==> inputs of trial 96 <==
## Dmac_Top
module Dmac_Top (
    input  logic        clk,
    input  logic        rst,
    input  logic        write,
    input  logic        HSel,
    input  logic [1:0]  STrans,
    input  logic [31:0] HWData,
    input  logic [31:0] HAddr,
    input  logic [31:0] MRData,
    input  logic        HReady,
    input  logic [1:0]  M_HResp,
    output logic HReadyOut,
    output logic [1:0] S_HResp,
    input  logic [1:0]  DmacReq,      
    input  logic        Bus_Grant,   
    output logic [31:0] MAddress,
    output logic [31:0] MWData,
    output logic [3:0]  MBurst_Size,
    output logic        MWrite,
    output logic [1:0]  MTrans,
    output logic [3:0]  MWStrb,
    output logic        Bus_Req,
    output logic        Interrupt,
    output logic [1:0]  ReqAck
);
Settings: LEC_CHECK=0, CAP_MARGIN=0, CELL_PAD_IN_SITES_DETAIL_PLACEMENT=2, CORE_ASPECT_RATIO=0.66, CORE_MARGIN=2, CORE_UTILIZATION=60, CTS_CLUSTER_DIAMETER=183, CTS_CLUSTER_SIZE=97, GPL_TIMING_DRIVEN=0, MAX_ROUTING_LAYER=met4, PLACE_DENSITY=0.43, SLEW_MARGIN=20, TNS_END_PERCENT=50; clock period 10.0 ns.
run.sh (not shown) runs the stock make flow with config.mk's settings and CLKGATE_MAP_FILE=.
==> inputs of build 24, as changes to trial 96 <==
- CAP_MARGIN: 0 -> 20
- CELL_PAD_IN_SITES_DETAIL_PLACEMENT: 2 -> default
- CORE_ASPECT_RATIO: 0.66 -> default
- CORE_MARGIN: 2 -> 10
- CORE_UTILIZATION: 60 -> 40
- CTS_CLUSTER_DIAMETER: 183 -> default
- CTS_CLUSTER_SIZE: 97 -> default
- GPL_ROUTABILITY_DRIVEN: default -> 0
- GPL_TIMING_DRIVEN: 0 -> default
- PLACE_DENSITY: 0.43 -> 0.5
- TNS_END_PERCENT: 50 -> default
==> flow/constraint.sdc (replaced) <==
create_clock -name core_clock -period 8.44 [get_ports {clk}]
set_input_delay 1.6880 -clock core_clock [delete_from_list [all_inputs] [get_ports {clk}]]
set_output_delay 1.6880 -clock core_clock [all_outputs]
set_load 0.01 [all_outputs]
==> run notes <==
run metrics: outcome did not finish, tool error [ERROR DPL-0033] detailed placement checks failed during check placement., # rows 96, chip area between 100000 and 150000 µm², Halt Stage detailed placement (3_5_place_dp), FP Core Util 0.604
[end of results for trial 96]
==> run notes <==
run results: outcome complete, no violations, Net Sw Frac 0.221, CORE AREA ~160000 µm², vias in the first global route 38000, yosys simple share 0.0719, FP Core Util 0.402, Post-CTS Setup Repair Bufs 0, # rows ~150, chip area ~170000 µm², Fin. Hold Viols 0, Synth Flop Type edfxtp_1, CP Launch Type input pin, Pins Over Slew Limit 0
[end of results for build 24]

---

==> garnet: inputs <==
Dmac_Top again, from the RTL that the note above started with.
clock: 5.12 ns
lec_check: 0
cap_margin: 20
core_margin: 2
core_utilization: 70
cts_cluster_diameter: 29
cts_cluster_size: 48
place_density: 0.77
setup_slack_margin: 1.42
slew_margin: 20
==> inputs of lagoon, as changes to garnet <==
CORE_UTILIZATION = 72   (was 70)
CTS_CLUSTER_DIAMETER = unset   (was 29)
CTS_CLUSTER_SIZE = unset   (was 48)
PLACE_DENSITY = 0.6   (was 0.77)
SETUP_SLACK_MARGIN = unset   (was 1.42)
==> flow/constraint.sdc (replaced) <==
create_clock -name core_clock -period 5.09 [get_ports {clk}]
set_input_delay 1.0180 -clock core_clock [delete_from_list [all_inputs] [get_ports {clk}]]
set_output_delay 1.0180 -clock core_clock [all_outputs]
set_load 0.01 [all_outputs]
==> inputs of juniper, as changes to garnet <==
CORE_UTILIZATION = 61   (was 70)
CTS_CLUSTER_DIAMETER = unset   (was 29)
CTS_CLUSTER_SIZE = 100   (was 48)
PLACE_DENSITY = 0.6   (was 0.77)
SETUP_SLACK_MARGIN = unset   (was 1.42)
==> flow/constraint.sdc (replaced) <==
create_clock -name core_clock -period 7.7 [get_ports {clk}]
set_input_delay 1.5400 -clock core_clock [delete_from_list [all_inputs] [get_ports {clk}]]
set_output_delay 1.5400 -clock core_clock [all_outputs]
set_load 0.01 [all_outputs]
==> results <==
metric	garnet	lagoon	juniper
Relative area change from synthesis to final layout	25.56%	14.65%	13.08%
Run status	failed layout checks	failed layout checks	complete, no violations
Violated checks	capacitance limit, slew limit, setup timing	setup timing	-
Worst path bufs/invs	2	3	3
Placer congestion estimate	0.9164	0.9376	0.8680
Placement Cell Area	66,790 um2	66,680 um2	66,080 um2
RSZ-0062 raised after global routing	yes	yes	no
Final setup violating endpoints	12	3	0
First-pass iteration count of the detailed router	22	7	8
Worst slack on hold paths	0.4736 ns	0.4775 ns	0.4838 ns
Clock Skews	0.07553 ns	0.04501 ns	0.03439 ns
Critical Path Start Type	register	register	primary input
Clock Network Area Fraction	11.72%	6.403%	6.933%
Clock insertion delay at the later pin of the skew report	0.93 ns	0.79 ns	0.77 ns
Number of diodes added for antenna fixing	14	7	2
Initial DRC Count	9,827	6,894	4,140
Vertical extent of the die	303.5 um	299.3 um	324.9 um
Clock-pin transition on the worst setup and hold timing paths	0.06 ns	0.06 ns	0.05 ns
Power Clock	18.9 mW	10.7 mW	7.21 mW
Number of nets in the layout	4,928	4,704	4,600
Met2 global-route usage	75.98%	69.15%	50.75%

---

==> job 4572: inputs <==
Starting RTL as in the previous note.
clock: 4.78 ns
lec_check: 0
cap_margin: 20
core_margin: 2
core_utilization: 70
cts_cluster_size: 36
slew_margin: 20
==> job 7778: changes against job 4572 <==
--- a/flow/config.mk
+++ b/flow/config.mk
@@ -7,6 +7,9 @@
 export LEC_CHECK = 0
+export ABC_AREA = 1
 export CAP_MARGIN = 20
 export CORE_MARGIN = 2
-export CORE_UTILIZATION = 70
-export CTS_CLUSTER_SIZE = 36
+export CORE_UTILIZATION = 72
+export CTS_CLUSTER_DIAMETER = 370
+export PLACE_DENSITY = 0.42
+export SETUP_SLACK_MARGIN = 1.4
 export SLEW_MARGIN = 20
==> flow/constraint.sdc (replaced) <==
create_clock -name core_clock -period 4.77 [get_ports {clk}]
set_input_delay 0.9540 -clock core_clock [delete_from_list [all_inputs] [get_ports {clk}]]
set_output_delay 0.9540 -clock core_clock [all_outputs]
set_load 0.01 [all_outputs]
==> results <==
- Critical path depth: job 4572 is lower than job 7778 (3).
- Against job 7778, the clock-buffer cell count of job 4572 is higher by 3.
- In job 7778 the design area is larger than in job 4572, by 9.6%.
- Against job 7778, the total power of job 4572 is smaller by about 20%.
- Utilization: job 7778 is higher than job 4572 (3.1 points).
- Job 7778 finished clean. Job 4572 finished with setup timing left.
- Wire length: job 7778 is larger than job 4572 (about 19%).
- Clock power is about the same in job 7778 and job 4572.
- Flip-flop count is the same in job 4572 and job 7778.
- Sequential share of layout area: job 4572 is higher than job 7778 (5.0 points).
- In job 7778 the synthesized area is larger than in job 4572, by about 9%.
- Against job 4572, the register-to-register slack of job 7778 is better by 0.51 ns.
==> figures <==
	job 4572	job 7778
Crit. path cell count	11	14
Seq. cell area	41200 um2	41200 um2
Clock buffer count in the final layout	192	189
Clock network share of area	6.44%	5.93%
Yosys adder share	0.964%	0.887%
Least-Margin Pin Slew	1.22 ns	1.23 ns
Initial Util	70.8%	72.9%
All-layer global routing usage	40.4%	44.2%
Initial DRC Count	6786	10300
Yosys top cell by instances	sky130_fd_sc_hd__edfxtp_1	sky130_fd_sc_hd__nand2_1
Synthesized-area fraction occupied by xor and xnor cells	1.92%	1.62%
Summed area of non-filler cells in the final layout	72300 um2	79200 um2
Post-synthesis compound-gate area fraction	8.60%	10.1%
Leak	26.0 nW	32.0 nW
Power attributed to combinational cells	1.04 mW	5.33 mW
Run status	complete, but fails checks	no timing/DRC/antenna violations
Violated checks	setup timing	-
Syn Inst Count	4300	7286
Well Taps	1165	1254
Largest incremental delay on the critical path	0.58 ns	0.60 ns
Slack of the worst reg-to-reg path	0.83 ns	1.34 ns
Maximum number of pins on one net before global-route repair	135	162
Post-synthesis area per instance	14.6 um2	9.37 um2
DR pass1 iterations	7	9
Power is estimated from default activity; no workload was simulated.
